## System
module System(
	clk,
	rst,
	mbed,
	select,
	GreenBlueServoOut,
	RedServoOut,
	BinRecycleServoOut,
	RedBlueServoOut,
	GreenOtherServoOut,
	dispenseBlueLED,
	dispenseComplete,
	dispenseGreenLED,
	dispenseRedLED,
	mainState,
	mbedOutput,
	results,
	sortBlueLED,
	sortComplete,
	sortGreenLED,
	sortRedLED
);
For scale: roughly 2000 cells after synthesis, ~400 flip-flops, ~18000 um^2 of cells after synthesis.
Settings: LEC_CHECK=0, CAP_MARGIN=20, CORE_ASPECT_RATIO=0.93, CORE_MARGIN=2, CORE_UTILIZATION=72, CTS_CLUSTER_SIZE=10, HOLD_SLACK_MARGIN=0.29, PLACE_DENSITY_LB_ADDON=0.17, SETUP_SLACK_MARGIN=0.92, SLEW_MARGIN=40; clock period 3.16 ns.
run.sh (not shown) runs the stock make flow with config.mk's settings and CLKGATE_MAP_FILE=.
Then changed:
CORE_ASPECT_RATIO = default   (was 0.93)
PLACE_DENSITY_LB_ADDON = 0.12   (was 0.17)
SLEW_MARGIN = 20   (was 40)
Effect:
- clock-buffer cell count rises by 4
- hold slack degrades by 0.057 ns
- final cell count came out higher by 0.59%
- routed wire length barely changes
- register-to-register slack barely changes
- setup slack hardly moves
- first-iteration DRC count grows by 1.7%
- die area hardly moves
Then changed:
ABC_AREA = 1   (was default)
CTS_CLUSTER_DIAMETER = 214   (was default)
CTS_CLUSTER_SIZE = 14   (was 10)
SETUP_SLACK_MARGIN = 0.93   (was 0.92)
Result:
- via count climbs by about a fifth
- global-route usage climbs by 0.64 points
- power drops by a few percent
- area after synthesis climbs by a few percent
- utilization drops by 2.0 points
- wire length climbs by a few percent
- register-to-register slack improved by 0.19 ns
- cell area climbs by a few percent
- die area climbs by a few percent
- cell count climbs by a quarter to a third
Then changed:
ABC_AREA = default   (was 1)
CTS_CLUSTER_DIAMETER = default   (was 214)
CTS_CLUSTER_SIZE = 10   (was 14)
PLACE_DENSITY_LB_ADDON = 0.17   (was 0.12)
The changed run passed the timing, design-rule and antenna checks.
Hold slack improved by 0.013 ns.
Die area drops by about 5.7%.
Final area drops by about 2.7%.
Register-to-register slack got worse by 0.21 ns.
Worst setup slack got worse by 0.061 ns.
Then changed:
ABC_AREA = 0   (was default)
CTS_CLUSTER_DIAMETER = 376   (was default)
CTS_CLUSTER_SIZE = 11   (was 10)
PLACE_DENSITY_LB_ADDON = 0.12   (was 0.17)
=>
- count of clock-buffer cells in the layout falls by 8
- register-to-register slack is better by 0.05 ns
- worst setup slack improved by 0.021 ns
- via count stays flat

== exp/willow ==
Starting RTL as in the previous note.
// System
module System(
	clk,
	rst,
	mbed,
	select,
	GreenBlueServoOut,
	RedServoOut,
	BinRecycleServoOut,
	RedBlueServoOut,
	GreenOtherServoOut,
	dispenseBlueLED,
	dispenseComplete,
	dispenseGreenLED,
	dispenseRedLED,
	mainState,
	mbedOutput,
	results,
	sortBlueLED,
	sortComplete,
	sortGreenLED,
	sortRedLED
);
Settings: LEC_CHECK=0, CAP_MARGIN=20, CORE_MARGIN=2, CORE_UTILIZATION=72, PLACE_DENSITY_LB_ADDON=0.11, SETUP_SLACK_MARGIN=0.93, SLEW_MARGIN=20; clock period 3.17 ns.
## Diff of input files: exp/indigo against exp/willow
# exp/willow
export LEC_CHECK = 0
export CAP_MARGIN = 20
export CORE_MARGIN = 2
export CORE_UTILIZATION = 72
export PLACE_DENSITY_LB_ADDON = 0.11
export SETUP_SLACK_MARGIN = 0.93
export SLEW_MARGIN = 20
create_clock -name core_clock -period 3.17 [get_ports {clk}]
# exp/indigo
export LEC_CHECK = 0
export CAP_MARGIN = 20
export CORE_MARGIN = 2
export CORE_UTILIZATION = 40
export SLEW_MARGIN = 20
create_clock -name core_clock -period 6.97 [get_ports {clk}]
## What came out
- Going from exp/willow to exp/indigo, die size went up about 80%, critical path depth went down 3, area growth from synthesis to layout held, count of placed standard cells in the final layout, fillers left out went up 239, switching power share of the total went up 0.25 points.
- Looking at destination of the critical timing path, the mbedOutput[0] result is from exp/indigo; the b2v_inst3.count[10] one comes from exp/willow.
- Against exp/willow as the reference, exp/indigo delivers a lower power share of the combinational group.
- exp/willow reports its cell at the slowest stage of the critical path as sky130_fd_sc_hd__dfxtp_1 while exp/indigo reports sky130_fd_sc_hd__clkdlybuf4s50_1.
> inputs changed (exp/indigo -> exp/zinc)
# exp/indigo
export LEC_CHECK = 0
export CAP_MARGIN = 20
export CORE_MARGIN = 2
export CORE_UTILIZATION = 40
export SLEW_MARGIN = 20
create_clock -name core_clock -period 6.97 [get_ports {clk}]
# exp/zinc
export LEC_CHECK = 0
export CAP_MARGIN = 20
export CORE_MARGIN = 2
export CORE_UTILIZATION = 40
export SLEW_MARGIN = 20
create_clock -name core_clock -period 10.0 [get_ports {clk}]
--- outcome ---
Compared with exp/indigo, in exp/zinc count of fill cells added during filler insertion now larger, final area neither gained nor lost much, count of clock-buffer cells in the layout rose 1. Diff exp/indigo -> exp/zinc: share of final layout cell area taken by clock buffers and inverters was more or less identical, fraction of power consumed by sequential logic was more or less identical, cell area after placement was more or less identical.
Relative to exp/zinc, the following input files were edited for exp/amber:
# exp/zinc
export LEC_CHECK = 0
export CAP_MARGIN = 20
export CORE_MARGIN = 2
export CORE_UTILIZATION = 40
export SLEW_MARGIN = 20
create_clock -name core_clock -period 10.0 [get_ports {clk}]
# exp/amber
export LEC_CHECK = 0
export ABC_AREA = 1
export CAP_MARGIN = 20
export CORE_MARGIN = 2
export CORE_UTILIZATION = 72
export SLEW_MARGIN = 20
create_clock -name core_clock -period 5.27 [get_ports {clk}]
==> results <==
Lower clock-buffer cell count among exp/amber and exp/zinc: exp/amber
exp/amber ended up with met5 as its top layer reached by signal wires; exp/zinc ended up with met4.
Going from exp/zinc to exp/amber, area after synthesis increased about 6%; post-route cell area has increased; tap cell instance count down about 44%; wire length of the first global-routing pass grew by 8.0%; area fraction in full adders, half adders and majority gates lower.
Power and IR drop assume default switching activity.
